==> design/flow/design.v <==
module ULA_LCD(clk, rst, rs, rw, en, dados, SOMA, SUBT, MULT, IGUAL, A, B, sinalA, sinalB);
	input [7:0] A;
	input [7:0] B;
	input sinalA;
	input sinalB;
	input SOMA;
	input SUBT;
	input MULT;
	input IGUAL;
	output en;
	output rw;
	output rs;
	output [7:0] dados;
	input clk;
	input rst;
	reg rs;
	reg rw;
	reg en;
	reg [7:0] dados;
	reg [21:0] c45;
	reg [21:0] c5;
	reg [21:0] c25;
	integer c1;
	reg flag45;
	reg flag5;
	reg flag2meio;
	reg [9:0] est2;
	reg flagbt1;
	reg flagbt2;
	reg flagbt3;
	reg flagbt4;
	reg flag_rst;
	reg [31:0] estado;
	reg subest;
	reg [5:0] charPos;
	reg [1:0] operacao;
	reg menos;
	reg [7:0] Alinha;
	reg [7:0] Blinha;
	reg menosA;
	reg menosB;
	reg menosR;
	parameter T45 = 2250, T5 = 250, T25 = 125;
	parameter clear = 1, opSOMA=1, opSUBT=2, opMULT=3, opIGUAL=4, skipLn=192, WAIT=10, WRITE=11, DEFAULT=6;
	reg [21:0] n45, n5, n25;
	reg nf45, nf5, nf25;
	always @(posedge clk) begin
		n45 = c45; n5 = c5; n25 = c25;
		nf45 = flag45; nf5 = flag5; nf25 = flag2meio;
    	if(flag_rst) begin
        	n45 = 0;
        	n25 = 0;
        	n5 = 0;
        	nf5 = 0;
        	nf45 = 0;
        	nf25 = 0;
    	end
    	if(n45 == T45) begin
            	n45 = 0;
            	nf45 = 1;
    	end
    	else if (n45 < T45) begin
        	n45 = n45+1;
    	end
    	if(n5 == T5) begin
        	n5 = 0;
        	nf5 = 1;
    	end
    	else if (n5 < T5) begin
        	n5 = n5 + 1;
    	end
    	if(n25 == T25) begin
			n25 = 0;
			nf25 = 1;
		end
		else if(n25 < T25) begin
			n25 = n25 + 1;
		end
		if(rst) begin
			c45 <= 0; c5 <= 0; c25 <= 0;
			flag45 <= 0; flag5 <= 0; flag2meio <= 0;
		end
		else begin
			c45 <= n45; c5 <= n5; c25 <= n25;
			flag45 <= nf45; flag5 <= nf5; flag2meio <= nf25;
		end
	end
	always @(posedge clk) begin
	if(rst) begin
		rs <= 0;
		rw <= 0;
		en <= 0;
		dados <= 0;
		c1 = 0;
		est2 <= 0;
		flagbt1 = 0;
		flagbt2 = 0;
		flagbt3 = 0;
		flagbt4 = 0;
		flag_rst <= 0;
		estado <= 0;
		subest = 0;
		charPos <= 0;
		operacao = 0;
		menos = 0;
		Alinha = 0;
		Blinha = 0;
		menosA <= 0;
		menosB <= 0;
	end
	else begin
    	case(estado)
			0: begin
				if(flag45) begin
					estado <= 1;
					subest <= 0;
				end
				else begin
					rs <= 0;
					rw <= 0;
					en <= 0;
				end
			end
        	1: begin
   			 if(subest == 0) begin
   				 en <= 0;
   				 subest <= 1;
   				 flag_rst <= 1;
   			 end
   			 else if(subest == 1) begin
   				 if(flag5) begin
   					 c1 = c1+1;
   					 rs <= 0;
   					 rw <= 0;
   					 en <= 1;
   					 dados <= 8'b00111000;
   					 flag_rst <= 1;
   					 subest = 0;
   					 estado <= 20;
   					 est2 <= 1;
   				 end
   				 else begin
   					 en <= 0;
   					 flag_rst <= 0;
   				 end
   				 if(c1 == 4) begin
   					 flag_rst <= 1;
   					 estado <= 20;
   					 subest <= 0;
   					 est2 <= 2;
   				 end
   			 end
        	end
        	20: begin
				en <= 1;
				if(subest == 0) begin
					subest <= 1;
					flag_rst <= 1;
				end
				else if(subest == 1) begin
					if(flag2meio) begin
						estado <= est2;
						subest <= 0;
					end
					else begin
						flag_rst <= 0;
					end
				end
			end
        	2: begin
   			 if(subest == 0) begin
   				 en <= 0;
   				 subest <= 1;
   				 flag_rst <= 1;
   			 end
   			 else if(subest == 1) begin  	
				if(flag5) begin
					 rs <= 0;
					 rw <= 0;
					 en <= 1;
					 dados <= 8'b00001100;
					 flag_rst <= 1;
					 subest <= 0;
					 estado <= 20;
					 est2 <= 3;	
				end
				else flag_rst <= 0; 
   			 end
        	end
        	3: begin
   			 if(subest == 0) begin
   				 en <= 0;
   				 subest <= 1;
   				 flag_rst <= 1;
   			 end
   			 if(subest == 1) begin
   				 if(flag5) begin
   					 dados <= 1;
   					 flag_rst <= 1;
   					 subest <= 0;
   					 estado <= 20;
   					 est2 <= 4;
   				 end
   				 else begin
   					 en <= 0;
   					 flag_rst <= 0;
   				 end
   			 end
        	end
        	4: begin
				 if(subest == 0) begin
					 en <= 0;
					 subest <= 1;
					 flag_rst <= 1;
				 end
				 if(subest == 1) begin
					 if(flag5) begin
						 rs <= 1'b0;
						 rw <= 1'b0;
						 en <= 1'b1;
						 dados <= 8'b0000110;
						 flag_rst <= 1;
						 subest <= 0;
						 estado <= 20;
						 est2 <= 5;
					 end
					 else begin
						 en <= 0;
						 flag_rst <= 0;
					 end
				 end
        	end
        	5: begin
				if(subest == 0) begin
					dados <= 0;
					 en <= 0;
					 subest <= 1;
					 flag_rst <= 1;
				 end
				 if(subest == 1) begin
					 if(flag5) begin
						 subest <= 0;
						 estado <= 6; 
					 end
					 else begin
						 en <= 0;
						 flag_rst <= 0;
					 end
				 end
			end
			6: begin
				en <= 0;
				if(!SOMA & !flagbt1) begin
					flagbt1 = 1;
				end
				else if(SOMA & flagbt1) begin
					subest <= 0;
					estado <= 9;
					charPos <= 20;
					flagbt1 <= 0;
					flag_rst <= 1;
					menosA <= 1;
					menosB <= 1;
					operacao = opSOMA;
				end
				if(!SUBT & !flagbt2) begin
					flagbt2 = 1;
				end
				else if(SUBT & flagbt2) begin
					subest <= 0;
					estado <= 17;
					charPos <= 20;
					flag_rst <= 1;
					flagbt2 <= 0;
					menosA <= 1;
					menosB <= 1;
					operacao = opSUBT;
				end
				if(!MULT & !flagbt3) begin
					flagbt3 = 1;
				end
				else if(MULT & flagbt3) begin
					subest <= 0;
					estado <= 25;
					flagbt3 = 0;
					flag_rst <= 1;
					operacao = opMULT;
					menosA <= 1;
					menosB <= 1;
					charPos <= 20;
				end
				if(!IGUAL & !flagbt4) begin
					flagbt4 = 1;
				end
				else if(IGUAL & flagbt4) begin
					charPos <= 0;
					subest <= 0;
					estado <= 15;
					flagbt4 = 0;
				end
			end
			9: begin
				if(subest == 0) begin
					subest <= 1;
					flag_rst <= 1;
				end
				else if(subest == 1) begin
					if(flag5) begin
						rs <= 0;
						rw <= 0;
						en <= 1;
						dados <= 1;
						subest <= 0;
						flag_rst <= 1;
						estado <= 20;
						est2 <= 10;
					end
					else begin
						flag_rst <= 0;
						en <= 0;
					end
				end
			end
        	10: begin
				en <= 0;
				if(subest == 0) begin
					subest <= 1;
					flag_rst <= 1;
				end
				else if(subest == 1) begin
					if(flag5) begin
						subest <= 0;
						flag_rst <= 1;
						estado <= 11;
					end
					else begin
						flag_rst <= 0;
					end
				end
   			end
   			11: begin
				if (charPos == 20) begin
					rs <= 0;
					rw <= 0;
					en <= 1;
					dados <= 1;
					charPos <= 0;
					estado <= 20;
					est2 <= 10;
					subest <= 0;
				end	
				else if(charPos == 0) begin
					if(sinalA & menosA) begin
						rs <= 1;
						rw <= 0;
						en <= 1;
						dados <= 45;
						estado <= 20;
						est2 <= 10;
						subest <= 0;
						menosA <= 0;
					end
					else begin 
						rs <= 1;
						rw <= 0;
						en <= 1;
						dados <= ((A/100) + 48);
						charPos <= 1;
						estado <= 20;
						est2 <= 10;
						subest <= 0;
					end
				end
				else if(charPos == 1) begin
					rs <= 1;
					rw <= 0;
					en <= 1;
					dados <= (((A/10)%10) + 48);
					charPos <= 2;
					estado <= 20;
					est2 <= 10;
					subest <= 0;
				end
				else if(charPos == 2) begin
					rs <= 1;
					rw <= 0;
					en <= 1;
					dados <= ((A%10) + 48);
					charPos <= 3;
					estado <= 20;
					est2 <= 10;
					subest <= 0;
				end
				else if(charPos == 3) begin
					rs <= 1;
					rw <= 0;
					en <= 1;
					dados <= 32;
					charPos <= 4;
					estado <= 20;
					est2 <= 10;
					subest <= 0;
				end
				else if(charPos == 4) begin
					rs <= 1;
					rw <= 0;
					en <= 1;
					dados <= 43;
					charPos <= 5;
					estado <= 20;
					est2 <= 10;
					subest <= 0;
				end
				else if(charPos == 5) begin
					rs <= 1;
					rw <= 0;
					en <= 1;
					dados <= 32;
					charPos <= 6;
					estado <= 20;
					est2 <= 10;
					subest <= 0;
				end
				else if(charPos == 6) begin
					if(sinalB & menosB) begin
						rs <= 1;
						rw <= 0;
						en <= 1;
						dados <= 45;
						estado <= 20;
						est2 <= 10;
						subest <= 0;
						menosB <= 0;
					end
					else begin
						rs <= 1;
						rw <= 0;
						en <= 1;
						dados <= ((B/100) + 48);
						charPos <= 7;
						estado <= 20;
						est2 <= 10;
						subest <= 0;
					end
				end
				else if(charPos == 7) begin
					rs <= 1;
					rw <= 0;
					en <= 1;
					dados <= ((B/10)%10 + 48);
					charPos <= 8;
					estado <= 20;
					est2 <= 10;
					subest <= 0;
				end
				else if(charPos == 8) begin
					rs <= 1;
					rw <= 0;
					en <= 1;
					dados <= ((B%10) + 48);
					charPos <= 9;
					estado <= 20;
					est2 <= 10;
					subest <= 0;
				end
				else if(charPos == 9) begin
					rs <= 1;
					rw <= 0;
					en <= 1;
					dados <= 32;
					charPos <= 10;
					estado <= 20;
					est2 <= 10;
					subest <= 0;
				end
				else if(charPos == 10) begin
					rs <= 1;
					rw <= 0;
					en <= 1;
					dados <= 32;
					charPos <= 11;
					estado <= 20;
					est2 <= 10;
					subest <= 0;
				end
				else if(charPos == 11) begin
					rs <= 1;
					rw <= 0;
					en <= 1;
					dados <= 32;
					charPos <= 12;
					estado <= 20;
					est2 <= 10;
					subest <= 0;
				end
				else if(charPos == 12) begin
					rs <= 1;
					rw <= 0;
					en <= 1;
					dados <= 32;
					charPos <= 13;
					estado <= 20;
					est2 <= 10;
					subest <= 0;
				end
				else if(charPos == 13) begin
					rs <= 1;
					rw <= 0;
					en <= 1;
					dados <= 32;
					charPos <= 14;
					estado <= 20;
					est2 <= 10;
					subest <= 0;
				end
				else if(charPos == 14) begin
					rs <= 1;
					rw <= 0;
					en <= 1;
					dados <= 32;
					charPos <= 15;
					estado <= 20;
					est2 <= 10;
					subest <= 0;
				end
				else if(charPos == 15) begin
					rs <= 1;
					rw <= 0;
					en <= 1;
					dados <= 32;
					charPos <= 17;
					estado <= 20;
					est2 <= 10;
					subest <= 0;
				end
				else if(charPos == 17) begin
					en <= 0;
					estado <= 20;
					est2 <= 10;
					charPos <= 18;
					subest <= 0;
				end
				else if(charPos == 18) begin
					estado <= 6;
					subest <= 0;
				end
			end
   			15: begin
				Alinha = A;
				Blinha = B;
				if(operacao == opSOMA) begin
					if(sinalA & !sinalB) begin
						operacao = opSUBT;
						if(A > B) begin
							menos = 1;
						end
						else begin
							menos = 0;
							Alinha = B;
							Blinha = A;
						end
					end
					else if(!sinalA & sinalB) begin
						operacao = opSUBT;
						if(B > A) begin
							menos = 1;
							Alinha = B;
							Blinha = A;
						end
						else menos = 0;
					end
					else if(sinalA & sinalB) begin
						if(A>0 & B>0) menos = 1;
						else menos = 0;
					end
					else menos = 0;
				end
				else if(operacao == opSUBT) begin
					if(sinalA & !sinalB) begin
						operacao = opSOMA;
						if(A>0 & B>0) menos = 1;
						else menos = 0;
					end
					else if(!sinalA & sinalB) begin
						operacao = opSOMA;
						menos = 0;
					end
					else if(sinalA & sinalB) begin
						if(A > B) begin
							menos = 1;
						end
						else begin
							menos = 0;
							Alinha = B;
							Blinha = A;
						end
					end
					else begin
						if(B > A) begin
							menos = 1;
							Alinha = B;
							Blinha = A;
						end
						else menos = 0;
					end
				end
				case(operacao) 
					opSOMA: begin
						if(subest == 0) begin
							en <= 0;
							subest <= 1;
							flag_rst <= 1;
						end
						else if(subest == 1) begin
							if(flag5) begin
								rs <= 0;
								rw <= 0;
								en <= 1;
								subest <= 0;
								estado <= 20;
								est2 <= 13;
								dados <= 8'b11000000;
							end
							else begin
								flag_rst <= 0;
								en <= 0;
							end
						end
					end
					opSUBT: begin
						if(subest == 0) begin
							en <= 0;
							subest <= 1;
							flag_rst <= 1;
						end
						else if(subest == 1) begin
							if(flag5) begin
								rs <= 0;
								rw <= 0;
								en <= 1;
								subest <= 0;
								estado <= 20;
								est2 <= 18;
								dados <= 8'b11000000;
							end
							else begin
								flag_rst <= 0;
								en <= 0;
							end
						end
					end
					opMULT: begin
						if(subest == 0) begin
							en <= 0;
							subest <= 1;
							flag_rst <= 1;
						end
						else if(subest == 1) begin
							if(flag5) begin
								rs <= 0;
								rw <= 0;
								en <= 1;
								subest <= 0;
								estado <= 20;
								est2 <= 21;
								dados <= 8'b11000000;
								if(sinalA & !sinalB || !sinalA & sinalB) begin
									if(A>0 & B>0) menos = 1;
									else menos = 0;
								end
								else begin
									menos = 0;
								end
							end
							else begin
								flag_rst <= 0;
								en <= 0;
							end
						end
					end
				endcase		
			end
			13: begin
				if(subest == 0) begin
					en <= 0;
					subest <= 1;
					flag_rst <= 1;
				end
				else if(subest == 1) begin
					if(flag5) begin
						subest <= 0;
						estado <= 14;
					end
					else begin
						flag_rst <= 0;
						en <= 0;
					end
				end
			end
			14: begin
				if(subest == 0) begin
					en <= 0;
					subest <= 1;
					flag_rst <= 1;
				end
				else if(subest == 1) begin
					if(flag5) begin
						if(charPos == 0) begin
							subest <= 0;
							estado <= 20;
							est2 <= 13;
							charPos <= 1;
						end
						else if(charPos == 1) begin
							if(menos) begin
								menos = 0;
								rs <= 1;
								rw <= 0;
								en <= 1;
								dados <= 45;
								estado <= 20;
								est2 <= 13;
								subest <= 0;
							end
							else begin
								rs <= 1;
								rw <= 0;
								en <= 1;
								dados <= ((A+B)/100 + 48);
								subest <= 0;
								charPos <= 2;
								estado <= 20;
								est2 <= 13;
							end
						end
						else if(charPos == 2) begin
							rs <= 1;
							rw <= 0;
							en <= 1;
							dados <= ((((A+B)/10)%10) + 48);
							subest <= 0;
							charPos <= 3;
							estado <= 20;
							est2 <= 13;
						end
						else if(charPos == 3) begin
							rs <= 1;
							rw <= 0;
							en <= 1;
							dados <= (((A+B)%10) + 48);
							subest <= 0;
							charPos <= 4;
							estado <= 20;
							est2 <= 13;
						end
						else if(charPos == 4) begin
							rs <= 1;
							rw <= 0;
							en <= 1;
							dados <= 32;
							subest <= 0;
							charPos <= 5;
							estado <= 20;
							est2 <= 13;
						end
						else if(charPos == 5) begin
							subest <= 0;
							estado <= 20;
							est2 <= 6;
						end
					end
					else begin
						flag_rst <= 0;
						en <= 0;
					end
				end
			end
			16: begin
				en <= 0;
				if(subest == 0) begin
					subest <= 1;
					flag_rst <= 1;
				end
				else if(subest == 1) begin
					if(flag5) begin
						subest <= 0;
						flag_rst <= 1;
						estado <= 17;
					end
					else begin
						flag_rst <= 0;
					end
				end
			end
			17: begin
				if (charPos == 20) begin
					rs <= 0;
					rw <= 0;
					en <= 1;
					dados <= 1;
					charPos <= 0;
					estado <= 20;
					est2 <= 16;
					subest <= 0;
				end	
				else if(charPos == 0) begin
					if(sinalA & menosA) begin
						rs <= 1;
						rw <= 0;
						en <= 1;
						dados <= 45;
						estado <= 20;
						est2 <= 16;
						subest <= 0;
						menosA <= 0;
					end
					else begin 
						rs <= 1;
						rw <= 0;
						en <= 1;
						dados <= ((A/100) + 48);
						charPos <= 1;
						estado <= 20;
						est2 <= 16;
						subest <= 0;
					end
				end
				else if(charPos == 1) begin
					rs <= 1;
					rw <= 0;
					en <= 1;
					dados <= (((A/10)%10) + 48);
					charPos <= 2;
					estado <= 20;
					est2 <= 16;
					subest <= 0;
				end
				else if(charPos == 2) begin
					rs <= 1;
					rw <= 0;
					en <= 1;
					dados <= ((A%10) + 48);
					charPos <= 3;
					estado <= 20;
					est2 <= 16;
					subest <= 0;
				end
				else if(charPos == 3) begin
					rs <= 1;
					rw <= 0;
					en <= 1;
					dados <= 32;
					charPos <= 4;
					estado <= 20;
					est2 <= 16;
					subest <= 0;
				end
				else if(charPos == 4) begin
					rs <= 1;
					rw <= 0;
					en <= 1;
					dados <= 45;
					charPos <= 5;
					estado <= 20;
					est2 <= 16;
					subest <= 0;
				end
				else if(charPos == 5) begin
					rs <= 1;
					rw <= 0;
					en <= 1;
					dados <= 32;
					charPos <= 6;
					estado <= 20;
					est2 <= 16;
					subest <= 0;
				end
				else if(charPos == 6) begin
					if(sinalB & menosB) begin
						rs <= 1;
						rw <= 0;
						en <= 1;
						dados <= 45;
						estado <= 20;
						est2 <= 16;
						subest <= 0;
						menosB <= 0;
					end
					else begin 
						rs <= 1;
						rw <= 0;
						en <= 1;
						dados <= ((B/100) + 48);
						charPos <= 7;
						estado <= 20;
						est2 <= 16;
						subest <= 0;
					end
				end
				else if(charPos == 7) begin
					rs <= 1;
					rw <= 0;
					en <= 1;
					dados <= ((B/10)%10 + 48);
					charPos <= 8;
					estado <= 20;
					est2 <= 16;
					subest <= 0;
				end
				else if(charPos == 8) begin
					rs <= 1;
					rw <= 0;
					en <= 1;
					dados <= ((B%10) + 48);
					charPos <= 9;
					estado <= 20;
					est2 <= 16;
					subest <= 0;
				end
				else if(charPos == 9) begin
					rs <= 1;
					rw <= 0;
					en <= 1;
					dados <= 32;
					charPos <= 10;
					estado <= 20;
					est2 <= 16;
					subest <= 0;
				end
				else if(charPos == 10) begin
					rs <= 1;
					rw <= 0;
					en <= 1;
					dados <= 32;
					charPos <= 11;
					estado <= 20;
					est2 <= 16;
					subest <= 0;
				end
				else if(charPos == 11) begin
					rs <= 1;
					rw <= 0;
					en <= 1;
					dados <= 32;
					charPos <= 12;
					estado <= 20;
					est2 <= 16;
					subest <= 0;
				end
				else if(charPos == 12) begin
					rs <= 1;
					rw <= 0;
					en <= 1;
					dados <= 32;
					charPos <= 13;
					estado <= 20;
					est2 <= 16;
					subest <= 0;
				end
				else if(charPos == 13) begin
					rs <= 1;
					rw <= 0;
					en <= 1;
					dados <= 32;
					charPos <= 14;
					estado <= 20;
					est2 <= 16;
					subest <= 0;
				end
				else if(charPos == 14) begin
					rs <= 1;
					rw <= 0;
					en <= 1;
					dados <= 32;
					charPos <= 15;
					estado <= 20;
					est2 <= 16;
					subest <= 0;
				end
				else if(charPos == 15) begin
					rs <= 1;
					rw <= 0;
					en <= 1;
					dados <= 32;
					charPos <= 16;
					estado <= 20;
					est2 <= 16;
					subest <= 0;
				end
				else if(charPos == 16) begin
					en <= 0;
					estado <= 20;
					est2 <= 16;
					charPos <= 17;
					subest <= 0;
				end
				else if(charPos == 17) begin
					estado <= 6;
					subest <= 0;
				end
			end
			18: begin
				if(subest == 0) begin
					en <= 0;
					subest <= 1;
					flag_rst <= 1;
				end
				else if(subest == 1) begin
					if(flag5) begin
						subest <= 0;
						estado <= 19;
					end
					else begin
						flag_rst <= 0;
						en <= 0;
					end
				end
			end
			19: begin
				if(subest == 0) begin
					en <= 0;
					subest <= 1;
					flag_rst <= 1;
				end
				else if(subest == 1) begin
					if(flag5) begin
						if(charPos == 0) begin
							subest <= 0;
							estado <= 20;
							est2 <= 18;
							charPos <= 1;
						end
						else if(charPos == 1) begin
							if(menos) begin
								menos = 0;
								rs <= 1;
								rw <= 0;
								en <= 1;
								dados <= 45;
								estado <= 20;
								est2 <= 18;
								subest <= 0;
							end
							else begin
								rs <= 1;
								rw <= 0;
								en <= 1;
								dados <= ((Alinha-Blinha)/100 + 48);
								subest <= 0;
								charPos <= 2;
								estado <= 20;
								est2 <= 18;
							end
						end
						else if(charPos == 2) begin
							rs <= 1;
							rw <= 0;
							en <= 1;
							dados <= ((((Alinha-Blinha)/10)%10) + 48);
							subest <= 0;
							charPos <= 3;
							estado <= 20;
							est2 <= 18;
						end
						else if(charPos == 3) begin
							rs <= 1;
							rw <= 0;
							en <= 1;
							dados <= (((Alinha-Blinha)%10) + 48);
							subest <= 0;
							charPos <= 4;
							estado <= 20;
							est2 <= 18;
						end
						else if(charPos == 4) begin
							rs <= 1;
							rw <= 0;
							en <= 1;
							dados <= 32;
							subest <= 0;
							charPos <= 5;
							estado <= 20;
							est2 <= 18;
						end
						else if(charPos == 5) begin
							subest <= 0;
							estado <= 20;
							est2 <= 6;
						end
					end
					else begin
						flag_rst <= 0;
						en <= 0;
					end
				end
			end
			21: begin
				if(subest == 0) begin
					en <= 0;
					subest <= 1;
					flag_rst <= 1;
				end
				else if(subest == 1) begin
					if(flag5) begin
						subest <= 0;
						estado <= 22;
					end
					else begin
						flag_rst <= 0;
						en <= 0;
					end
				end
			end
			22: begin
				if(subest == 0) begin
					en <= 0;
					subest <= 1;
					flag_rst <= 1;
				end
				else if(subest == 1) begin
					if(flag5) begin
						if(charPos == 0) begin
							subest <= 0;
							estado <= 20;
							est2 <= 21;
							charPos <= 1;
						end
						else if(charPos == 1) begin
							if(menos) begin
								menos = 0;
								rs <= 1;
								rw <= 0;
								en <= 1;
								dados <= 45;
								estado <= 20;
								est2 <= 21;
								subest <= 0;
							end
							else begin
								rs <= 1;
								rw <= 0;
								en <= 1;
								dados <= ((A*B)/10000 + 48);
								subest <= 0;
								charPos <= 2;
								estado <= 20;
								est2 <= 21;
							end
						end
						else if(charPos == 2) begin
							rs <= 1;
							rw <= 0;
							en <= 1;
							dados <= ((((A*B)/1000)%10) + 48);
							subest <= 0;
							charPos <= 3;
							estado <= 20;
							est2 <= 21;
						end
						else if(charPos == 3) begin
							rs <= 1;
							rw <= 0;
							en <= 1;
							dados <= (((A*B/100)%10) + 48);
							subest <= 0;
							charPos <= 4;
							estado <= 20;
							est2 <= 21;
						end
						else if(charPos == 4) begin
							rs <= 1;
							rw <= 0;
							en <= 1;
							dados <= (((A*B/10)%10) + 48);
							subest <= 0;
							charPos <= 5;
							estado <= 20;
							est2 <= 21;
						end
						else if(charPos == 5) begin
							rs <= 1;
							rw <= 0;
							en <= 1;
							dados <= ((A*B)%10) + 48;
							subest <= 0;
							charPos <= 6;
							estado <= 20;
							est2 <= 21;
						end
						else if(charPos == 6) begin
							rs <= 1;
							rw <= 0;
							en <= 1;
							dados <= 32;
							subest <= 0;
							charPos <= 7;
							estado <= 20;
							est2 <= 21;
						end
						else if(charPos == 7) begin
							subest <= 0;
							estado <= 20;
							est2 <= 6;
						end
					end
					else begin
						flag_rst <= 0;
						en <= 0;
					end
				end
			end
			24: begin
				en <= 0;
				if(subest == 0) begin
					subest <= 1;
					flag_rst <= 1;
				end
				else if(subest == 1) begin
					if(flag5) begin
						subest <= 0;
						flag_rst <= 1;
						estado <= 25;
					end
					else begin
						flag_rst <= 0;
					end
				end
			end
			25: begin
				if (charPos == 20) begin
					rs <= 0;
					rw <= 0;
					en <= 1;
					dados <= 1;
					charPos <= 0;
					estado <= 20;
					est2 <= 24;
					subest <= 0;
				end	
				else if(charPos == 0) begin
					if(sinalA & menosA) begin
						rs <= 1;
						rw <= 0;
						en <= 1;
						dados <= 45;
						estado <= 20;
						est2 <= 24;
						subest <= 0;
						menosA <= 0;
					end
					else begin 
						rs <= 1;
						rw <= 0;
						en <= 1;
						dados <= ((A/100) + 48);
						charPos <= 1;
						estado <= 20;
						est2 <= 24;
						subest <= 0;
					end
				end
				else if(charPos == 1) begin
					rs <= 1;
					rw <= 0;
					en <= 1;
					dados <= (((A/10)%10) + 48);
					charPos <= 2;
					estado <= 20;
					est2 <= 24;
					subest <= 0;
				end
				else if(charPos == 2) begin
					rs <= 1;
					rw <= 0;
					en <= 1;
					dados <= ((A%10) + 48);
					charPos <= 3;
					estado <= 20;
					est2 <=24;
					subest <= 0;
				end
				else if(charPos == 3) begin
					rs <= 1;
					rw <= 0;
					en <= 1;
					dados <= 32;
					charPos <= 4;
					estado <= 20;
					est2 <= 24;
					subest <= 0;
				end
				else if(charPos == 4) begin
					rs <= 1;
					rw <= 0;
					en <= 1;
					dados <= 42;
					charPos <= 5;
					estado <= 20;
					est2 <= 24;
					subest <= 0;
				end
				else if(charPos == 5) begin
					rs <= 1;
					rw <= 0;
					en <= 1;
					dados <= 32;
					charPos <= 6;
					estado <= 20;
					est2 <= 24;
					subest <= 0;
				end
				else if(charPos == 6) begin
					if(sinalB & menosB) begin
						rs <= 1;
						rw <= 0;
						en <= 1;
						dados <= 45;
						estado <= 20;
						est2 <= 24;
						subest <= 0;
						menosB <= 0;
					end
					else begin 
						rs <= 1;
						rw <= 0;
						en <= 1;
						dados <= ((B/100) + 48);
						charPos <= 7;
						estado <= 20;
						est2 <= 24;
						subest <= 0;
					end
				end
				else if(charPos == 7) begin
					rs <= 1;
					rw <= 0;
					en <= 1;
					dados <= ((B/10)%10 + 48);
					charPos <= 8;
					estado <= 20;
					est2 <= 24;
					subest <= 0;
				end
				else if(charPos == 8) begin
					rs <= 1;
					rw <= 0;
					en <= 1;
					dados <= ((B%10) + 48);
					charPos <= 9;
					estado <= 20;
					est2 <= 24;
					subest <= 0;
				end
				else if(charPos == 9) begin
					rs <= 1;
					rw <= 0;
					en <= 1;
					dados <= 32;
					charPos <= 10;
					estado <= 20;
					est2 <= 24;
					subest <= 0;
				end
				else if(charPos == 10) begin
					rs <= 1;
					rw <= 0;
					en <= 1;
					dados <= 32;
					charPos <= 11;
					estado <= 20;
					est2 <= 24;
					subest <= 0;
				end
				else if(charPos == 11) begin
					rs <= 1;
					rw <= 0;
					en <= 1;
					dados <= 32;
					charPos <= 12;
					estado <= 20;
					est2 <= 24;
					subest <= 0;
				end
				else if(charPos == 12) begin
					rs <= 1;
					rw <= 0;
					en <= 1;
					dados <= 32;
					charPos <= 13;
					estado <= 20;
					est2 <= 24;
					subest <= 0;
				end
				else if(charPos == 13) begin
					rs <= 1;
					rw <= 0;
					en <= 1;
					dados <= 32;
					charPos <= 14;
					estado <= 20;
					est2 <= 24;
					subest <= 0;
				end
				else if(charPos == 14) begin
					rs <= 1;
					rw <= 0;
					en <= 1;
					dados <= 32;
					charPos <= 15;
					estado <= 20;
					est2 <= 24;
					subest <= 0;
				end
				else if(charPos == 15) begin
					rs <= 1;
					rw <= 0;
					en <= 1;
					dados <= 32;
					charPos <= 16;
					estado <= 20;
					est2 <= 24;
					subest <= 0;
				end
				else if(charPos == 16) begin
					en <= 0;
					estado <= 20;
					est2 <= 24;
					charPos <= 17;
					subest <= 0;
				end
				else if(charPos == 17) begin
					estado <= 6;
					subest <= 0;
				end
			end
    	endcase
	end
	end
endmodule
==> design/flow/run.sh <==
#!/bin/bash
# the make line also repeats each setting of config.mk as NAME=value (left out here)
make -C /OpenROAD-flow-scripts/flow DESIGN_CONFIG=/design/flow/config.mk WORK_HOME=/design/flow/orfs CLKGATE_MAP_FILE= finish
==> design/flow/config.mk <==
export PLATFORM = sky130hd
export DESIGN_NAME = ULA_LCD
export DESIGN_NICKNAME = ULA_LCD
export VERILOG_FILES = /design/flow/design.v
export SDC_FILE = /design/flow/constraint.sdc
export NUM_CORES = 4
export LEC_CHECK = 0
export CAP_MARGIN = 20
export CELL_PAD_IN_SITES_DETAIL_PLACEMENT = 2
export CORE_MARGIN = 2
export CORE_UTILIZATION = 40
export CTS_CLUSTER_SIZE = 16
export SETUP_SLACK_MARGIN = 5.0
export SLEW_MARGIN = 20
==> design/flow/constraint.sdc <==
create_clock -name core_clock -period 120.0 [get_ports {clk}]
set_input_delay 24.0000 -clock core_clock [delete_from_list [all_inputs] [get_ports {clk}]]
set_output_delay 24.0000 -clock core_clock [all_outputs]
set_load 0.01 [all_outputs]
==> reports/metrics.yaml, run 1 <==
status: "did not finish"
lastStage: "global routing"
firstError: "[ERROR GRT-0116] Global routing finished with congestion. Check the congestion regions in the DRC Viewer."
hold_buffers: 0
gp_congestion: 0.951
initial_core_util: 0.402
topCombFamilyByArea: "AND-OR/OR-AND gates"
portBuffers: 33
synth_cells: 8662
die_h_microns: 392
yosys_area_sq_mm: 0.0602
ys.warnings.count: 1
adder_share: 0.121
async_reset_ff_frac: 0
top_cell: "nor2_1"
clock_path_buffers: 3
aoi_share: 0.345
ys_sh_xor: 0.0648
avgSynthCellArea_sq_um: 6.95
rows: 142
synth_top_area_share: 0.107
yosys_cells: 8662
grt_usage: 0.772
io_pins: 35
cts.htree.levels: 1
cts_buffers: 26
synth_cell_type_count: 177
dp_hpwl_microns: 293000
synthTopCellsByCount: "nor2_1, nand2_1, a21oi_1"
root_buffer: "clkbuf_16"
placed_cell_area_sq_mm: 0.0623
edf_count: 0
yosys.area_share.simple: 0.311
flop_cell: "dfxtp_1"
die_w_microns: 392
clock-sinks: 203
core_sq_mm: 0.150
synthTopCellsByArea: "ha_1, dfxtp_1, nor2_1, nand2_1, a21oi_1"
netlist.top_cell.by_area: "ha_1"
dieArea_sq_mm: 0.154
synth_flops: 203
syn_area_sq_mm: 0.0602
yosysSeqAreaShare: 0.0675
mux_share: 0.0460
overflow: 1734
[metrics by stage]
| stage | hold WS [ns] | cells | setup slack, ns | setup TNS [ns] |
|---|---|---|---|---|
| 3_5_place_dp | 0.446 | 10500 | -16.68 | -108.91 |
| 3_3_place_gp | 0.442 | 10500 | 5.15 | 0 |
| 2_1_floorplan | 0.430 | 8686 | 11.03 | 0 |
| 4_1_cts | 0.468 | 10600 | 5.01 | 0 |
[what timing repair did]
action,CTS
setup endpoints to repair,7
cloned,8
pin swaps,58
setup buffers,83
gates resized,295
[per-layer routing]
metal,overflow,global-route usage
met5,13,0.360
met4,477,0.762
met3,86,0.621
met2,1046,0.944
met1,112,0.764
==> run 2, diff against run 1 <==
ABC_AREA = 1   (was default)
CELL_PAD_IN_SITES_DETAIL_PLACEMENT = default   (was 2)
CORE_UTILIZATION = 71   (was 40)
CTS_CLUSTER_DIAMETER = 210   (was default)
CTS_CLUSTER_SIZE = 22   (was 16)
SETUP_SLACK_MARGIN = default   (was 5.0)
clock period = 66.0 ns   (was 120.0 ns; I/O delays follow)
==> run 2 against run 1 <==
Against the previous run: the flow again stops in global routing; synthesized cell count rose by 40%; die size fell by 37%; area after synthesis rose by 12%.
==> reports/metrics.yaml, run 2 <==
synth_cells: 12100
yosys.area_share.simple: 0.497
dieArea_sq_mm: 0.0975
status: "did not finish"
initial_core_util: 0.713
hold_buffers: 0
root_buffer: "clkbuf_16"
grt_usage: 0.896
clock_path_buffers: 3
topCombFamilyByArea: "simple AND/OR/NAND/NOR gates"
yosysSeqAreaShare: 0.0603
cts.htree.levels: 1
synthTopCellsByCount: "nand2_1, inv_1, nor2_1"
clock-sinks: 203
post-place-ws_ns: -4.93
ys.warnings.count: 1
io_pins: 35
synth_cell_type_count: 92
netlist.top_cell.by_area: "nand2_1"
rows: 113
dp_hpwl_microns: 188000
synth_top_area_share: 0.175
overflow: 2953
async_reset_ff_frac: 0
avgSynthCellArea_sq_um: 5.55
edf_count: 0
yosys_area_sq_mm: 0.0674
portBuffers: 33
flop_cell: "dfxtp_1"
syn_area_sq_mm: 0.0674
ys_sh_xor: 0.0625
lastStage: "global routing"
firstError: "[ERROR GRT-0232] Routing congestion too high. Check the congestion heatmap in the GUI."
adder_share: 0.107
synth_flops: 203
die_h_microns: 312
aoi_share: 0.135
core_sq_mm: 0.0946
synthTopCellsByArea: "nand2_1, inv_1, ha_1, nor2_1, nand3_1"
die_w_microns: 312
mux_share: 0.000594
gp_congestion: 1.15
yosys_cells: 12100
cts_buffers: 13
top_cell: "nand2_1"
[run 2: repair_timing]
action	CTS
resized	167
buffers inserted	208
setup endpoints to repair	7
gates cloned	8
pin swaps	153
endpoints found under the hold margin	0
[run 2: per-stage QoR]
stage	cells	cell area, sq um
4_1_cts	14900	81800
3_5_place_dp	14700	79300
3_3_place_gp	14700	79300
2_1_floorplan	12200	68500
[run 2: layer usage]
layer  track usage  overflow
met1         0.874       280
met2          1.05      1802
met3         0.781       235
met4         0.885       614
met5         0.592        22
==> run 3, diff against run 2 <==
ABC_AREA = default   (was 1)
CORE_UTILIZATION = 59   (was 71)
CTS_CLUSTER_DIAMETER = default   (was 210)
CTS_CLUSTER_SIZE = default   (was 22)
clock period = 82.0 ns   (was 66.0 ns; I/O delays follow)
==> run 3 against run 2 <==
Against the previous run: now fails the layout checks on capacitance limit, slew limit, setup timing; area after synthesis decreased by 11%; die size is 7.4% higher; synthesized cell count decreased by 29%.
==> reports/metrics.yaml, run 3 <==
ys_sh_xor: 0.0648
holdCritStartpoint: "c25[11]"
finalSetupViolCount: 7
critical_path_arrival_ns: 91.71
synthTopCellsByCount: "nor2_1, nand2_1, a21oi_1"
viasPerCell: 6.93
drtIter0Drc: 10800
worstHoldPathType: "reg -> reg"
grt_start_max_net_pins: 87
r2r_slack_ns: -4.99
final_area_sq_mm: 0.0793
cts.htree.levels: 1
rr_worst_depth: 453
skew_ns: 0.0213
path_delay_family: "AND-OR/OR-AND gates"
synth_flops: 203
dieArea_sq_mm: 0.105
gp_congestion: 1.03
clock_latency_ns: 0.55
syn_area_sq_mm: 0.0602
yosys_cells: 8662
grt_pass1_wl_microns: 372000
initial_core_util: 0.593
cp.required_ns: 82.38
fmaxAchievable_mhz: 10.9
ys.warnings.count: 1
critPathMostFrequentCell: "o21a_1"
adder_share: 0.121
yosysSeqAreaShare: 0.0675
nNetsFinal: 11000
die_h_microns: 323
io_pins: 35
so_faults: "capacitance limit, slew limit, setup timing"
yosys.area_share.simple: 0.311
edf_count: 0
flop_cell: "dfxtp_1"
rows: 117
place_inst: 11300
startpoint: "B[4]"
aoi_share: 0.345
synth_top_area_share: 0.107
slowest_delay_ns: 0.53
timing.rr.start: "estado[8]"
tightest_slew_ns: 1.92
area_delta_synth_final_pct: 31.8
placed_cell_area_sq_mm: 0.0731
slowest_stage: "fa_1"
wl_per_cell_microns: 21.7
avgSynthCellArea_sq_um: 6.95
warnings: 52
synth_cells: 8662
grt_usage: 0.422
cp_max_fo: 8
drtPass1Iterations: 14
wl_microns: 255000
mux_share: 0.0460
ant_nets: 0
instances_no_fill: 11800
async_reset_ff_frac: 0
top_cell: "nor2_1"
hold_buffers: 0
fin_crit_ns: 91.33
portBuffers: 33
status: "finished with violations"
dp_hpwl_microns: 176000
cts_buffers: 18
whs_path_depth: 1
cp.depth: 418
overflow: 0
holdPathEnd: "c25[11]"
r2r_end: "dados[5]"
critPathCaptureType: "register"
grt_pass1_vias: 74000
crit_buf_inv: 43
clock_path_buffers: 3
cts_tree: "built"
path_clk_slew_ns: 0.08
slew_headroom: -0.296
vias: 81600
synthTopCellsByArea: "ha_1, dfxtp_1, nor2_1, nand2_1, a21oi_1"
die_w_microns: 323
maxCapViolCount: 1
worst_slack_ns: -9.33
n_fill_cell: 7276
maxSlewViolCount: 5
synth_cell_type_count: 177
worstSetupStartpointType: "primary input"
topCombFamilyByArea: "AND-OR/OR-AND gates"
crit_type: "in -> reg"
root_buffer: "clkbuf_16"
finalClockPeriodUsage: 1.11
antenna_found_initial: 6
post-place-ws_ns: -6.84
yosys_area_sq_mm: 0.0602
drc: 0
finalHoldViolCount: 0
rsz0062_at_grt: "yes"
netlist.top_cell.by_area: "ha_1"
core_sq_mm: 0.101
clock-sinks: 203
endpoint: "dados[5]"
[run 3: layer usage]
layer | global-route usage | up-vias | share of wire
met4 | 0.180 | 6 | 0.066
met1 | 0.541 | 37800 | 0.39
met5 | 0 | - | 0.00013
li1 | - | 36500 | -
met3 | 0.0768 | 1690 | 0.12
met2 | 0.690 | 5631 | 0.43
[run 3: cell type report]
type	count	area, sq um	share of cell area
clock buffer	20	468	0.00590
sequential	203	4060	0.0512
clock inverter	11	135	0.00170
timing repair buffer	2011	15400	0.195
multi-input combinational	7868	56400	0.711
antenna	3	7.51	0.0000946
tap	1368	1710	0.0216
inverter	284	1100	0.0139
[run 3: through the flow]
step / hold WS (ns) / utilization / TNS [ns]
finish: 0.463 / 0.782 / -62.12
global route: 0.478 / 0.782 / -80.57
CTS: 0.467 / 0.760 / -27.52
detailed placement: 0.446 / 0.721 / -44.22
global placement: 0.442 / 0.721 / -26.52
floorplan: 0.430 / - / -44.21
[run 3: repair_timing]
item,CTS,global route
pin swaps,267,290
resized,211,290
setup endpoints to repair,7,7
cloned,4,2
buffers inserted,330,134
==> run 4, diff against run 3 <==
CAP_MARGIN = 40   (was 20)
CELL_PAD_IN_SITES_DETAIL_PLACEMENT = 0   (was default)
CELL_PAD_IN_SITES_GLOBAL_PLACEMENT = 0   (was default)
CORE_ASPECT_RATIO = 0.9   (was default)
CORE_UTILIZATION = 72   (was 59)
CTS_CLUSTER_SIZE = 81   (was default)
GPL_ROUTABILITY_DRIVEN = 0   (was default)
MAX_ROUTING_LAYER = met4   (was default)
PLACE_DENSITY_LB_ADDON = 0.0   (was default)
SETUP_SLACK_MARGIN = 5.0   (was default)
SLEW_MARGIN = 25   (was 20)
TNS_END_PERCENT = 65   (was default)
clock period = 94.3 ns   (was 82.0 ns; I/O delays follow)
==> run 4 against run 3 <==
Against the previous run: the run now fails in global routing; die size is 18% lower; area after synthesis did not move; synthesized cell count stayed put.
==> reports/metrics.yaml, run 4 <==
portBuffers: 33
root_buffer: "clkbuf_16"
synthTopCellsByArea: "ha_1, dfxtp_1, nor2_1, nand2_1, a21oi_1"
die_w_microns: 309
grt_usage: 0.674
avgSynthCellArea_sq_um: 6.95
dp_hpwl_microns: 157000
syn_area_sq_mm: 0.0602
placed_cell_area_sq_mm: 0.0634
synthTopCellsByCount: "nor2_1, nand2_1, a21oi_1"
firstError: "[ERROR GRT-0232] Routing congestion too high. Check the congestion heatmap in the GUI."
core_sq_mm: 0.0828
mux_share: 0.0460
yosys.area_share.simple: 0.311
io_pins: 35
async_reset_ff_frac: 0
dieArea_sq_mm: 0.0860
die_h_microns: 278
topCombFamilyByArea: "AND-OR/OR-AND gates"
initial_core_util: 0.727
clock_path_buffers: 3
lastStage: "global routing"
synth_top_area_share: 0.107
ys_sh_xor: 0.0648
clock-sinks: 203
synth_flops: 203
aoi_share: 0.345
cts.htree.levels: 1
adder_share: 0.121
rows: 100
synth_cell_type_count: 177
hold_buffers: 0
yosysSeqAreaShare: 0.0675
cts_buffers: 17
netlist.top_cell.by_area: "ha_1"
flop_cell: "dfxtp_1"
synth_cells: 8662
yosys_cells: 8662
edf_count: 0
yosys_area_sq_mm: 0.0602
overflow: 14
top_cell: "nor2_1"
status: "did not finish"
ys.warnings.count: 1
run 4: repair_timing:
item	CTS
gates cloned	10
buffers inserted	367
pin swaps	262
resized	266
endpoints found under the setup margin	7
run 4: layer usage:
metal | overflow | global-route usage
met2 | 9 | 0.830
met4 | 3 | 0.514
met3 | 1 | 0.479
met5 | - | -
met1 | 1 | 0.727
run 4: through the flow:
step                      TNS, ns  setup slack (ns)  std cells  hold slack, ns
after floorplan                 0             0.294       8686           0.430
after global placement          0             0.373       9777           0.441
after CTS                       0              4.41      10200           0.465
after detailed placement   -16.39             -3.12       9789           0.445
==> run 5, diff against run 4 <==
CAP_MARGIN = 20   (was 40)
CELL_PAD_IN_SITES_DETAIL_PLACEMENT = default   (was 0)
CELL_PAD_IN_SITES_GLOBAL_PLACEMENT = default   (was 0)
CORE_ASPECT_RATIO = default   (was 0.9)
CORE_UTILIZATION = 66   (was 72)
CTS_CLUSTER_SIZE = default   (was 81)
GPL_ROUTABILITY_DRIVEN = default   (was 0)
MAX_ROUTING_LAYER = default   (was met4)
PLACE_DENSITY_LB_ADDON = default   (was 0.0)
SETUP_SLACK_MARGIN = default   (was 5.0)
SLEW_MARGIN = 20   (was 25)
TNS_END_PERCENT = default   (was 65)
clock period = 80.0 ns   (was 94.3 ns; I/O delays follow)
==> run 5 against run 4 <==
Against the previous run: the run again fails in global routing; area after synthesis unchanged; synthesized cell count is the same; die size is 9.0% higher.
==> reports/metrics.yaml, run 5 <==
die_h_microns: 306
dp_hpwl_microns: 172000
grt_usage: 0.718
synth_flops: 203
hold_buffers: 0
avgSynthCellArea_sq_um: 6.95
flop_cell: "dfxtp_1"
yosys_area_sq_mm: 0.0602
ys_sh_xor: 0.0648
synth_cell_type_count: 177
netlist.top_cell.by_area: "ha_1"
initial_core_util: 0.668
top_cell: "nor2_1"
syn_area_sq_mm: 0.0602
aoi_share: 0.345
clock_path_buffers: 3
cts.htree.levels: 1
die_w_microns: 306
async_reset_ff_frac: 0
portBuffers: 33
yosys_cells: 8662
cts_buffers: 17
synth_top_area_share: 0.107
synth_cells: 8662
gp_congestion: 1.03
dieArea_sq_mm: 0.0937
topCombFamilyByArea: "AND-OR/OR-AND gates"
mux_share: 0.0460
firstError: "[ERROR GRT-0232] Routing congestion too high. Check the congestion heatmap in the GUI."
overflow: 229
yosys.area_share.simple: 0.311
ys.warnings.count: 1
root_buffer: "clkbuf_16"
status: "did not finish"
edf_count: 0
synthTopCellsByCount: "nor2_1, nand2_1, a21oi_1"
adder_share: 0.121
synthTopCellsByArea: "ha_1, dfxtp_1, nor2_1, nand2_1, a21oi_1"
lastStage: "global routing"
yosysSeqAreaShare: 0.0675
rows: 110
core_sq_mm: 0.0901
clock-sinks: 203
io_pins: 35
==> run 5: timing repair <==
action / in CTS
resized: 149
cloned: 5
setup buffers: 280
pin swaps: 204
endpoints found under the setup margin: 7
==> run 5: per-stage QoR <==
stage | cells | worst slack [ns] | instance area [sq um]
2_1_floorplan | 8686 | -11.12 | 61600
4_1_cts | 11400 | -6.14 | 76200
3_3_place_gp | 11100 | -5.76 | 72900
3_5_place_dp | 11100 | -8.96 | 72900
==> run 5: layer usage <==
metal  track usage  GRT overflow
met1         0.755            27
met2         0.902           128
met3         0.536            12
met4         0.604            62
met5         0.339             0
==> run 6, diff against run 5 <==
CORE_UTILIZATION = 64   (was 66)
clock period = 98.4 ns   (was 80.0 ns; I/O delays follow)
==> run 6 against run 5 <==
Against the previous run: now clean on timing, DRC and antenna; die size rose by 3.1%; area after synthesis unchanged; synthesized cell count is the same.
==> reports/metrics.yaml, run 6 <==
path_clk_slew_ns: 0.10
vias: 70900
skew_ns: 0.0282
setup_tns_ns: 0
syn_area_sq_mm: 0.0602
post-place-ws_ns: -2.97
netlist.top_cell.by_area: "ha_1"
slowest_delay_ns: 0.59
rows: 112
finalHoldViolCount: 0
clock_path_buffers: 3
wl_per_cell_microns: 20.0
fmaxAchievable_mhz: 10.6
initial_core_util: 0.645
yosys.area_share.simple: 0.311
grt_start_max_net_pins: 85
timing.rr.start: "subest"
worstSetupStartpointType: "primary input"
maxSlewViolCount: 0
cp.required_ns: 98.80
drc: 0
die_w_microns: 311
final_util: 0.707
holdPathEnd: "est2[6]"
dieArea_sq_mm: 0.0965
maxCapViolCount: 0
synth_top_area_share: 0.107
top_cell: "nor2_1"
critPathCaptureType: "register"
hold_ws_ns: 0.459
gp_congestion: 0.995
mux_share: 0.0460
finalClockPeriodUsage: 0.962
crit_buf_inv: 41
slew_headroom: 0.0987
overflow: 0
edf_count: 0
slowest_stage: "or4_1"
antenna_found_initial: 2
portBuffers: 33
io_pins: 35
path_delay_family: "AND-OR/OR-AND gates"
grt_usage: 0.385
warnings: 49
synth_cells: 8662
nNetsFinal: 9412
ys_sh_xor: 0.0648
root_buffer: "clkbuf_16"
grt_pass1_vias: 64200
ys.warnings.count: 1
core_sq_mm: 0.0933
critical_path_arrival_ns: 95.04
wl_microns: 202000
synth_flops: 203
cts_buffers: 19
fin_crit_ns: 94.64
startpoint: "B[2]"
cts_tree: "built"
yosys_area_sq_mm: 0.0602
clock-sinks: 203
endpoint: "dados[5]"
hold_buffers: 0
yosys_cells: 8662
aoi_share: 0.345
viasPerCell: 7.01
area_delta_synth_final_pct: 9.62
dp_hpwl_microns: 155000
critPathMostFrequentCell: "o21a_1"
worst_slack_ns: 3.76
rr_worst_depth: 464
status: "finished clean"
cp.depth: 432
ant_nets: 0
adder_share: 0.121
synthTopCellsByArea: "ha_1, dfxtp_1, nor2_1, nand2_1, a21oi_1"
synth_cell_type_count: 177
finalSetupViolCount: 0
grt_pass1_wl_microns: 323000
clock_latency_ns: 0.55
drtPass1Iterations: 8
synthTopCellsByCount: "nor2_1, nand2_1, a21oi_1"
r2r_end: "dados[5]"
async_reset_ff_frac: 0
tightest_slew_ns: 1.34
yosysSeqAreaShare: 0.0675
worstHoldPathType: "reg -> reg"
crit_type: "in -> reg"
holdCritStartpoint: "est2[6]"
whs_path_depth: 1
flop_cell: "dfxtp_1"
topCombFamilyByArea: "AND-OR/OR-AND gates"
avgSynthCellArea_sq_um: 6.95
cp_max_fo: 11
cts.htree.levels: 1
die_h_microns: 311
r2r_slack_ns: 13.89
drtIter0Drc: 7726
## run 6: what timing repair did
item,CTS,global route
setup endpoints to repair,6,7
pin swaps,7,114
cloned,1,7
resized,17,253
buffers inserted,23,138
## run 6: through the flow
step                      cells  cell area [sq um]
after floorplan            8686              60700
after global placement     9900              62900
after detailed placement   9900              62900
after CTS                  9957              63800
after global routing      10100              66000
final                     10100              66000
## run 6: final cells by class
type | instances | area (sq um)
Multi-Input combinational cell | 7872 | 55000
Fill cell | 8090 | 27300
Sequential cell | 203 | 4060
Timing Repair Buffer | 455 | 3620
Tap cell | 1254 | 1570
Inverter | 284 | 1100
Clock buffer | 26 | 542
Clock inverter | 7 | 77.6
Antenna cell | 3 | 7.51
Timing Repair inverter | 1 | 5.00
## run 6: per-layer routing
metal / GRT usage / up-vias / share of wire
met5: 0 / - / 0.000064
met4: 0.114 / 2 / 0.033
met3: 0.0530 / 509 / 0.094
met2: 0.630 / 3569 / 0.45
met1: 0.525 / 33400 / 0.42
li1: - / 33400 / -
==> run 7, diff against run 6 <==
ABC_AREA = 0   (was default)
CELL_PAD_IN_SITES_GLOBAL_PLACEMENT = 3   (was default)
CORE_ASPECT_RATIO = 1.91   (was default)
CORE_UTILIZATION = 38   (was 64)
CTS_CLUSTER_DIAMETER = 355   (was default)
PLACE_DENSITY_LB_ADDON = 0.17   (was default)
SLEW_MARGIN = 25   (was 20)
TNS_END_PERCENT = 95   (was default)
clock period = 120.0 ns   (was 98.4 ns; I/O delays follow)
==> run 7 against run 6 <==
Against the previous run: via count down 5.8%; largest cell class unchanged; register-to-register slack gained 8.9 ns; cell area down 3.3%; global-route usage shrank 9.8 points; still clean; area after synthesis did not move; highest routed layer unchanged; critical path depth fell by 9; first-iteration DRC count is 51% lower; non-clock buffer count down 259.
==> reports/metrics.yaml, run 7 <==
status: "finished clean"
critical_path_arrival_ns: 112.57
placed_cell_area_sq_mm: 0.0627
edf_count: 0
setup_tns_ns: 0
cp.depth: 423
maxCapViolCount: 0
rr_worst_depth: 459
startpoint: "A[4]"
timing.rr.start: "estado[23]"
grt_pass1_wl_microns: 376000
r2r_slack_ns: 22.82
warnings: 47
initial_core_util: 0.383
aoi_share: 0.345
cp.required_ns: 120.43
crit_buf_inv: 36
gp_congestion: 0.944
topCombFamilyByArea: "AND-OR/OR-AND gates"
yosysSeqAreaShare: 0.0675
drtPass1Iterations: 8
cts_tree: "built"
synth_cell_type_count: 177
top_cell: "nor2_1"
overflow: 0
worst_slack_ns: 7.86
tightest_slew_ns: 1.10
synthTopCellsByArea: "ha_1, dfxtp_1, nor2_1, nand2_1, a21oi_1"
yosys_cells: 8662
cp_max_fo: 30
clock-sinks: 203
holdPathEnd: "c5[16]"
die_h_microns: 554
slowest_delay_ns: 0.76
area_delta_synth_final_pct: 6.05
viasPerCell: 6.28
avgSynthCellArea_sq_um: 6.95
finalClockPeriodUsage: 0.934
clock_path_buffers: 3
ant_nets: 0
cts_buffers: 23
wl_per_cell_microns: 22.9
yosys.area_share.simple: 0.311
crit_type: "in -> reg"
wl_microns: 243000
drtIter0Drc: 3814
vias: 66800
grt_start_max_net_pins: 65
finalHoldViolCount: 0
synth_cells: 8662
async_reset_ff_frac: 0
skew_ns: 0.0441
slew_headroom: 0.260
syn_area_sq_mm: 0.0602
fmaxAchievable_mhz: 8.92
grt_pass1_vias: 66300
path_clk_slew_ns: 0.07
fin_crit_ns: 112.14
whs_path_depth: 1
maxSlewViolCount: 0
nNetsFinal: 9150
synth_flops: 203
cts.htree.levels: 1
die_w_microns: 292
post-place-ws_ns: 3.64
mux_share: 0.0460
adder_share: 0.121
clock_latency_ns: 0.58
hold_buffers: 0
synth_top_area_share: 0.107
final_area_sq_mm: 0.0639
critPathCaptureType: "register"
ys.warnings.count: 1
dieArea_sq_mm: 0.162
dp_hpwl_microns: 199000
ys_sh_xor: 0.0648
io_pins: 35
rows: 201
grt_usage: 0.288
antenna_found_initial: 5
worstHoldPathType: "reg -> reg"
core_sq_mm: 0.157
slowest_stage: "clkdlybuf4s50_1"
drc: 0
holdCritStartpoint: "c5[16]"
synthTopCellsByCount: "nor2_1, nand2_1, a21oi_1"
root_buffer: "clkbuf_16"
flop_cell: "dfxtp_1"
critPathMostFrequentCell: "o21a_1"
finalSetupViolCount: 0
endpoint: "dados[5]"
portBuffers: 33
path_delay_family: "AND-OR/OR-AND gates"
netlist.top_cell.by_area: "ha_1"
yosys_area_sq_mm: 0.0602
worstSetupStartpointType: "primary input"
r2r_end: "dados[5]"
## run 7: cell type report
type                       count  area [sq um]
multi-input combinational   7866         53700
antenna                        3          7.51
clock inverter                12           169
fill                       17000         93300
inverter                     284          1100
sequential                   203          4060
tap                         2030          2540
timing repair buffer         196          1580
clock buffer                  30           652
## run 7: routing by layer
layer / part of all wire / routed length [microns] / vias up / global-route usage
met1: 0.38 / 92700 / 32000 / 0.301
li1: - / - / 32800 / -
met5: 0.000041 / 10 / - / 0
met4: 0.057 / 13800 / 2 / 0.145
met3: 0.026 / 6230 / 527 / 0.0169
met2: 0.54 / 130000 / 1413 / 0.570
## run 7: stage by stage
stage	instances	hold WS, ns	utilization
2_1_floorplan	8686	0.430	-
4_1_cts	10600	0.463	0.404
3_3_place_gp	10600	0.442	0.399
5_1_grt	10600	0.473	0.406
6_report	10600	0.457	0.406
3_5_place_dp	10600	0.444	0.399
## run 7: what timing repair did
| action | 4_1_cts | 5_1_grt |
|---|---|---|
| resized | 0 | 36 |
| setup endpoints to repair | 0 | 7 |
| setup buffers | 0 | 16 |
==> run 8, diff against run 7 <==
ABC_AREA = 1   (was 0)
CELL_PAD_IN_SITES_GLOBAL_PLACEMENT = default   (was 3)
CORE_ASPECT_RATIO = 1.22   (was 1.91)
CORE_UTILIZATION = 71   (was 38)
CTS_CLUSTER_DIAMETER = 400   (was 355)
CTS_CLUSTER_SIZE = 100   (was default)
PLACE_DENSITY = 0.4   (was default)
PLACE_DENSITY_LB_ADDON = default   (was 0.17)
SLEW_MARGIN = 20   (was 25)
TNS_END_PERCENT = default   (was 95)
clock period = 59.0 ns   (was 120.0 ns; I/O delays follow)
==> run 8 against run 7 <==
Against the previous run: the flow now stops in global routing; synthesized cell count rose by 40%; die size fell by 40%; area after synthesis rose by 12%.
==> reports/metrics.yaml, run 8 <==
die_h_microns: 344
avgSynthCellArea_sq_um: 5.55
root_buffer: "clkbuf_16"
post-place-ws_ns: -11.06
die_w_microns: 283
gp_congestion: 1.17
core_sq_mm: 0.0939
synth_cells: 12100
portBuffers: 33
cts_buffers: 6
yosys_cells: 12100
dieArea_sq_mm: 0.0975
async_reset_ff_frac: 0
synth_flops: 203
synth_top_area_share: 0.175
status: "did not finish"
firstError: "[ERROR GRT-0116] Global routing finished with congestion. Check the congestion regions in the DRC Viewer."
overflow: 9100
aoi_share: 0.135
grt_usage: 1.02
mux_share: 0.000594
dp_hpwl_microns: 197000
clock_path_buffers: 3
io_pins: 35
yosys.area_share.simple: 0.497
synth_cell_type_count: 92
clock-sinks: 203
adder_share: 0.107
yosys_area_sq_mm: 0.0674
yosysSeqAreaShare: 0.0603
edf_count: 0
synthTopCellsByCount: "nand2_1, inv_1, nor2_1"
top_cell: "nand2_1"
syn_area_sq_mm: 0.0674
netlist.top_cell.by_area: "nand2_1"
rows: 124
synthTopCellsByArea: "nand2_1, inv_1, ha_1, nor2_1, nand3_1"
ys.warnings.count: 1
flop_cell: "dfxtp_1"
topCombFamilyByArea: "simple AND/OR/NAND/NOR gates"
cts.htree.levels: 1
lastStage: "global routing"
ys_sh_xor: 0.0625
initial_core_util: 0.718
==> run 8: per-stage QoR <==
step	utilization	instances	cell area, sq um
2_1_floorplan	-	12200	68600
3_3_place_gp	0.862	14900	80900
3_5_place_dp	0.862	14900	80900
4_1_cts	0.935	15600	87800
==> run 8: routing by layer <==
| metal | overflow | GRT usage |
|---|---|---|
| met2 | 5597 | 1.26 |
| met4 | 1611 | 1.08 |
| met5 | 54 | 0.687 |
| met3 | 724 | 0.865 |
| met1 | 1114 | 0.922 |
==> run 8: what timing repair did <==
item / CTS
gates resized: 434
endpoints found under the setup margin: 8
pin swaps: 361
hold buffers: 0
setup buffers: 708
gates cloned: 10
endpoints found under the hold margin: 0
==> run 9, diff against run 8 <==
CORE_ASPECT_RATIO = default   (was 1.22)
CORE_UTILIZATION = 58   (was 71)
CTS_CLUSTER_DIAMETER = default   (was 400)
CTS_CLUSTER_SIZE = default   (was 100)
PLACE_DENSITY = default   (was 0.4)
clock period = 82.5 ns   (was 59.0 ns; I/O delays follow)
==> run 9 against run 8 <==
Against the previous run: now clean on timing, DRC and antenna; synthesized cell count is the same; area after synthesis is the same; die size grew 22%.
==> reports/metrics.yaml, run 9 <==
status: "finished clean"
dieArea_sq_mm: 0.119
startpoint: "B[6]"
adder_share: 0.107
finalSetupViolCount: 0
area_delta_synth_final_pct: 5.96
finalHoldViolCount: 0
drtIter0Drc: 7378
holdCritStartpoint: "estado[18]"
topCombFamilyByArea: "simple AND/OR/NAND/NOR gates"
aoi_share: 0.135
slew_headroom: 0.212
mux_share: 0.000594
netlist.top_cell.by_area: "nand2_1"
synthTopCellsByCount: "nand2_1, inv_1, nor2_1"
critPathMostFrequentCell: "nand2_1"
whs_path_depth: 2
nNetsFinal: 12800
yosys_area_sq_mm: 0.0674
met3_usage: 0.0512
dp_hpwl_microns: 183000
grtUsageMet1: 0.478
die_w_microns: 345
syn_area_sq_mm: 0.0674
final_area_sq_mm: 0.0714
io_pins: 35
viasPerCell: 5.70
cp.depth: 452
worst_slack_ns: 5.23
drtPass1Iterations: 6
endpoint: "dados[0]"
grt_pass1_wl_microns: 356000
holdPathEnd: "estado[18]"
path_delay_family: "AND-OR/OR-AND gates"
slowest_stage: "clkdlybuf4s50_1"
synthTopCellsByArea: "nand2_1, inv_1, ha_1, nor2_1, nand3_1"
hold_buffers: 0
grt_usage: 0.359
critPathCaptureType: "register"
crit_buf_inv: 80
setup_tns_ns: 0
ys.warnings.count: 1
yosysSeqAreaShare: 0.0603
post-place-ws_ns: -1.09
portBuffers: 33
critical_path_arrival_ns: 77.70
rr_worst_depth: 502
synth_cells: 12100
r2r_end: "dados[0]"
top_cell: "nand2_1"
slowest_delay_ns: 0.63
synth_top_area_share: 0.175
skew_ns: 0.0243
placed_cell_area_sq_mm: 0.0696
fin_crit_ns: 77.27
r2r_slack_ns: 12.60
edf_count: 0
crit_type: "in -> reg"
cp_max_fo: 27
initial_core_util: 0.583
die_h_microns: 345
cts.htree.levels: 1
maxCapViolCount: 0
wl_microns: 225000
n_fill_cell: 11800
cts_tree: "built"
synth_cell_type_count: 92
core_sq_mm: 0.116
maxSlewViolCount: 0
grt_start_max_net_pins: 54
grt_pass1_vias: 71500
rows: 125
timing.rr.start: "estado[7]"
wl_per_cell_microns: 16.3
grtUsageMet2: 0.590
drc: 0
ys_sh_xor: 0.0625
tightest_slew_ns: 1.17
cts_buffers: 21
instances_no_fill: 13800
finalClockPeriodUsage: 0.937
clock_path_buffers: 3
async_reset_ff_frac: 0
cp.required_ns: 82.93
yosys_cells: 12100
vias: 78700
final_util: 0.617
busiest_layer: "met2"
yosys.area_share.simple: 0.497
path_clk_slew_ns: 0.07
warnings: 49
gp_congestion: 1.03
avgSynthCellArea_sq_um: 5.55
hold_ws_ns: 0.424
worstHoldPathType: "reg -> reg"
diodes: 0
clock_latency_ns: 0.56
antenna_found_initial: 3
place_inst: 13700
ant_nets: 0
synth_flops: 203
flop_cell: "dfxtp_1"
fmaxAchievable_mhz: 12.9
worstSetupStartpointType: "primary input"
overflow: 0
root_buffer: "clkbuf_16"
clock-sinks: 203
run 9: what timing repair did:
item | CTS | global route
setup endpoints to repair | 1 | 7
buffers inserted | 0 | 73
gates resized | 4 | 165
pin swaps | 0 | 42
gates cloned | 0 | 6
hold endpoints to repair | 0 | 0
run 9: final cells by class:
type,instances,area [sq um],share of cell area
well taps,1524,1910,0.0267
clock buffers,25,561,0.00785
inverters,2089,7940,0.111
repair buffers,270,2190,0.0306
flip-flops and latches,203,4060,0.0569
multi-input cells,9676,54700,0.765
clock inverters,12,116,0.00163
repair inverters,2,15.0,0.000210
run 9: per-layer routing:
metal  share of wire  vias to the layer above
met5        0.000040                        -
met4           0.038                        2
met3           0.084                      566
met2            0.44                     3176
met1            0.44                    35400
li1                -                    39500
